// my_chip
module my_chip (
    input logic [11:0] io_in,  
    output logic [11:0] io_out,  
    input logic clock,
    input logic reset  
);
Settings: LEC_CHECK=0, ABC_AREA=1, CAP_MARGIN=20, CORE_MARGIN=2, CORE_UTILIZATION=72, CTS_CLUSTER_DIAMETER=203, CTS_CLUSTER_SIZE=14, PLACE_DENSITY_LB_ADDON=0.12, SETUP_SLACK_MARGIN=0.65, SLEW_MARGIN=20; clock period 3.81 ns.
run.sh (not shown) runs the stock make flow with config.mk's settings and CLKGATE_MAP_FILE=.
Next try:
--- a/flow/config.mk
+++ b/flow/config.mk
@@ -9,7 +9,5 @@
 export CAP_MARGIN = 20
 export CORE_MARGIN = 2
-export CORE_UTILIZATION = 72
-export CTS_CLUSTER_DIAMETER = 203
-export CTS_CLUSTER_SIZE = 14
+export CORE_UTILIZATION = 71
 export PLACE_DENSITY_LB_ADDON = 0.12
 export SETUP_SLACK_MARGIN = 0.65
==> flow/constraint.sdc (replaced) <==
create_clock -name core_clock -period 5.86 [get_ports {clock}]
set_input_delay 1.1720 -clock core_clock [delete_from_list [all_inputs] [get_ports {clock}]]
set_output_delay 1.1720 -clock core_clock [all_outputs]
set_load 0.01 [all_outputs]
=> Core utilization shrinks by 5.1 points. Hold slack barely changes. Final area shrinks by about 4%. Routed wire length shrinks by 10%. Global-route usage shrinks by 3.1 points.
Next try:
==> flow/config.mk (replaced) <==
export PLATFORM = sky130hd
export DESIGN_NAME = my_chip
export DESIGN_NICKNAME = my_chip
export VERILOG_FILES = /design/flow/design.v
export SDC_FILE = /design/flow/constraint.sdc
export NUM_CORES = 4
export LEC_CHECK = 0
export CAP_MARGIN = 20
export CORE_MARGIN = 2
export CORE_UTILIZATION = 72
export PLACE_DENSITY = 0.42
export SLEW_MARGIN = 20
==> flow/constraint.sdc (replaced) <==
create_clock -name core_clock -period 6.15 [get_ports {clock}]
set_input_delay 1.2300 -clock core_clock [delete_from_list [all_inputs] [get_ports {clock}]]
set_output_delay 1.2300 -clock core_clock [all_outputs]
set_load 0.01 [all_outputs]
=> The changed run finished clean. Cell area is lower by 4.2%. Area after synthesis is lower by about 5%. Core utilization is higher by 2.7 points. Worst hold slack hardly moves. Final cell count is lower by about 16%. Critical path depth is lower by 1.
Next try:
--- a/flow/config.mk
+++ b/flow/config.mk
@@ -6,7 +6,9 @@
 export NUM_CORES = 4
 export LEC_CHECK = 0
-export CAP_MARGIN = 20
+export CAP_MARGIN = 40
 export CORE_MARGIN = 2
 export CORE_UTILIZATION = 72
-export PLACE_DENSITY = 0.42
+export CTS_CLUSTER_DIAMETER = 51
+export CTS_CLUSTER_SIZE = 23
+export PLACE_DENSITY = 0.67
 export SLEW_MARGIN = 20
==> flow/constraint.sdc (replaced) <==
create_clock -name core_clock -period 9.03 [get_ports {clock}]
set_input_delay 1.8060 -clock core_clock [delete_from_list [all_inputs] [get_ports {clock}]]
set_output_delay 1.8060 -clock core_clock [all_outputs]
set_load 0.01 [all_outputs]
What happened:
- via count stays flat
- final cell count hardly moves
- utilization drops by 0.38 points
- synthesized cell count does not change
- clock-buffer cell count shrinks by 23


Setup of job 6737:
Starting RTL as in the previous note.
==> flow/config.mk <==
export PLATFORM = sky130hd
export DESIGN_NAME = my_chip
export DESIGN_NICKNAME = my_chip
export VERILOG_FILES = /design/flow/design.v
export SDC_FILE = /design/flow/constraint.sdc
export NUM_CORES = 4
export LEC_CHECK = 0
export CAP_MARGIN = 40
export CELL_PAD_IN_SITES_DETAIL_PLACEMENT = 1
export CORE_MARGIN = 7
export CORE_UTILIZATION = 40
export CTS_CLUSTER_DIAMETER = 111
export GPL_TIMING_DRIVEN = 0
export MAX_ROUTING_LAYER = met4
export MIN_ROUTING_LAYER = met1
export SLEW_MARGIN = 20
export TNS_END_PERCENT = 45
==> flow/constraint.sdc <==
create_clock -name core_clock -period 4.49 [get_ports {clock}]
set_input_delay 0.8980 -clock core_clock [delete_from_list [all_inputs] [get_ports {clock}]]
set_output_delay 0.8980 -clock core_clock [all_outputs]
set_load 0.01 [all_outputs]
Job 6737 had finished all stages when the layout checks came back failing, citing negative setup slack.
Relative to job 6737, the following input files were edited for job 6355:
Settings: MIN_ROUTING_LAYER: met1 -> unset; TNS_END_PERCENT: 45 -> unset; MAX_ROUTING_LAYER: met4 -> unset; CAP_MARGIN: 40 -> 20; CORE_MARGIN: 7 -> 2; CELL_PAD_IN_SITES_DETAIL_PLACEMENT: 1 -> unset; CTS_CLUSTER_DIAMETER: 111 -> unset; GPL_TIMING_DRIVEN: 0 -> unset; the clock period (ns, I/O delays scaled along): 4.49 -> 6.86.
Notes after the runs:
- Job 6355 reached the final stage; the timing, design-rule and antenna checks on its layout passed.
- Job 6737 finished every stage; the final checks, however, were not passed, the failures being negative setup slack.
- Job 6355 vs job 6737 on layout overhead on the synthesized area: job 6355 is the lower one.
- Compared with job 6737, in job 6355 number of synthesized flops with an enable pin level, global-route wire length before repair moved down.
- Delta(total die area, job 6355 - job 6737) < 0
- Final area in job 6355 vs job 6737: down 900 µm²
- The worst-case vdd ir drop in job 6355 is 0.816 times that in job 6737.
- | final cell count without fillers | higher: job 6737 |
- Job 6355 reports a lower power density relative to cell area than job 6737 does.
For job 4653, these inputs were changed with respect to job 6355:
Settings: a change of CORE_UTILIZATION from 40 to 71; an added CTS_CLUSTER_SIZE of 58; an added PLACE_DENSITY of 0.67; a change of the clock period (ns, I/O delays scaled along) from 6.86 to 8.33.
Findings:
Global-route wire length before repair delta (job 4653 − job 6355): favourable. For job 6355, the largest power group was clock, unlike job 4653, where it was sequential cells. Overall via count from detail_route ended up about 1.5% higher on job 4653 than on job 6355. Lower overall die height was reported by job 4653, not job 6355. Row die size: job 4653 lower / job 6355 higher. Share of total power in the clock network (job 4653 over job 6355): decrease, 3.2 points. Sort job 4653 and job 6355 by period utilization asc -> top: job 4653. Job 4653 does better than job 6355 on half-perimeter wire length of the detailed placement result. Post-layout net count of job 4653 falls short of that of job 6355 slightly.
### job 4653 -> job 650
Settings: ABC_AREA newly set to 1; CORE_UTILIZATION changed from 71 to 72; SETUP_SLACK_MARGIN newly set to 0.8; PLACE_DENSITY changed from 0.67 to 0.42; CTS_CLUSTER_SIZE removed (was 58); the clock period (ns, I/O delays scaled along) changed from 8.33 to 4.57.
[summary]
Wire length of the first global-routing pass on job 650 is behind job 4653. Going from job 4653 to job 650, routing usage on met2 picked up an extra 5.2 points, final total power climbed 89%, power drawn by the sequential cells grew by 87%, number of logic gates now larger, arithmetic-cell share of the synthesized area counting full adders, half adders and majority gates fell by 0.59 points. Of job 650 and job 4653, job 650 shows the lower sequential share of layout area, with job 4653 above it. Summary of job 650 over job 4653: post-synthesis to final-layout area growth grew by 2.0 points, signal arrival time at the worst endpoint shrank by 1360 ps, height of the die grew by 1.9%.


Starting RTL as in the previous note.
==> flow/config.mk <==
export PLATFORM = sky130hd
export DESIGN_NAME = my_chip
export DESIGN_NICKNAME = my_chip
export VERILOG_FILES = /design/flow/design.v
export SDC_FILE = /design/flow/constraint.sdc
export NUM_CORES = 4
export LEC_CHECK = 0
export ABC_AREA = 1
export CAP_MARGIN = 20
export CORE_MARGIN = 2
export CORE_UTILIZATION = 71
export CTS_CLUSTER_SIZE = 14
export PLACE_DENSITY_LB_ADDON = 0.12
export SETUP_SLACK_MARGIN = 0.65
export SLEW_MARGIN = 20
==> flow/constraint.sdc <==
create_clock -name core_clock -period 3.98 [get_ports {clock}]
set_input_delay 0.7960 -clock core_clock [delete_from_list [all_inputs] [get_ports {clock}]]
set_output_delay 0.7960 -clock core_clock [all_outputs]
set_load 0.01 [all_outputs]
Rerun with:
Settings changed: CAP_MARGIN 20 to 0, CORE_ASPECT_RATIO from default to 1.8, CORE_UTILIZATION 71 to 72, CTS_CLUSTER_DIAMETER from default to 203, SETUP_SLACK_MARGIN 0.65 to 0.49.
Clock period 3.98 ns to 3.81 ns, I/O delays scaled along.
What happened:
- final area went down by 2.5%
- total power came out lower by 9.0%
- global-route usage is higher by 3.9 points
- sequential share of layout area grows by 0.86 points
- register-to-register slack gets worse by 0.16 ns
- die size shrinks by 1.2%
- clock-buffer cell count shrinks by 34
Rerun with:
Settings changed: ABC_AREA 1 to default, CAP_MARGIN 0 to 20, CORE_ASPECT_RATIO 1.8 to default, CTS_CLUSTER_DIAMETER 203 to default, CTS_CLUSTER_SIZE 14 to default, PLACE_DENSITY_LB_ADDON 0.12 to default, SETUP_SLACK_MARGIN 0.49 to default.
Clock period 3.81 ns to 5.91 ns, I/O delays scaled along.
- worst hold slack improved by 0.0031 ns
- total power drops by 29%
- register-to-register slack improved by 1.1 ns
- non-clock buffer count drops by 78
- via count drops by about 13%
- wire length drops by 21%
- global-route usage drops by 5.8 points
- utilization drops by 2.7 points
Rerun with:
Settings changed: CAP_MARGIN 20 to 40, CTS_CLUSTER_DIAMETER from default to 51, CTS_CLUSTER_SIZE from default to 24, PLACE_DENSITY from default to 0.67.
Clock period 5.91 ns to 9.03 ns, I/O delays scaled along.
The new run ran to the end with no violations.
Design area is lower slightly.
Sequential share of layout area is higher by 0.12 points.
Synthesized area stays the same.
First-iteration DRC count is lower by roughly a tenth.
Total power is lower by well over a third.
Routed wire length is higher slightly.
Non-clock buffer count is higher by 10.
Utilization is lower by 0.26 points.


my_chip again, from the RTL that the note above started with.
Settings: LEC_CHECK=0, CAP_MARGIN=20, CORE_MARGIN=2, CORE_UTILIZATION=72, CTS_CLUSTER_SIZE=21, GPL_ROUTABILITY_DRIVEN=0, GPL_TIMING_DRIVEN=1, HOLD_SLACK_MARGIN=0.29, MAX_ROUTING_LAYER=met5, PLACE_DENSITY_LB_ADDON=0.13, SETUP_SLACK_MARGIN=2.65, SLEW_MARGIN=20, TNS_END_PERCENT=100; clock period 9.26 ns.
The starting point completed with no timing, DRC or antenna violations.
Change:
ABC_AREA = 0   (was not set)
CTS_CLUSTER_SIZE = 100   (was 21)
HOLD_SLACK_MARGIN = -0.09   (was 0.29)
PLACE_DENSITY = 0.35   (was not set)
PLACE_DENSITY_LB_ADDON = not set   (was 0.13)
SETUP_SLACK_MARGIN = 0.76   (was 2.65)
clock period = 3.89 ns   (was 9.26 ns; I/O delays follow)
After rerunning:
- The changed run finished but fails on setup timing
- global-route usage increases by 2.6 points
- design area went up by about 8%
- worst setup slack gets worse by 3.1 ns
- clock-buffer cell count does not change
- first-iteration DRC count rose by about 30%
- non-clock buffer count climbs by 146
- die area stays the same
- wire length is higher by about 13%
- core utilization is higher by 6.7 points
- power is higher by 140%
- cell count rises by about 4%
Power and IR drop assume default switching activity.
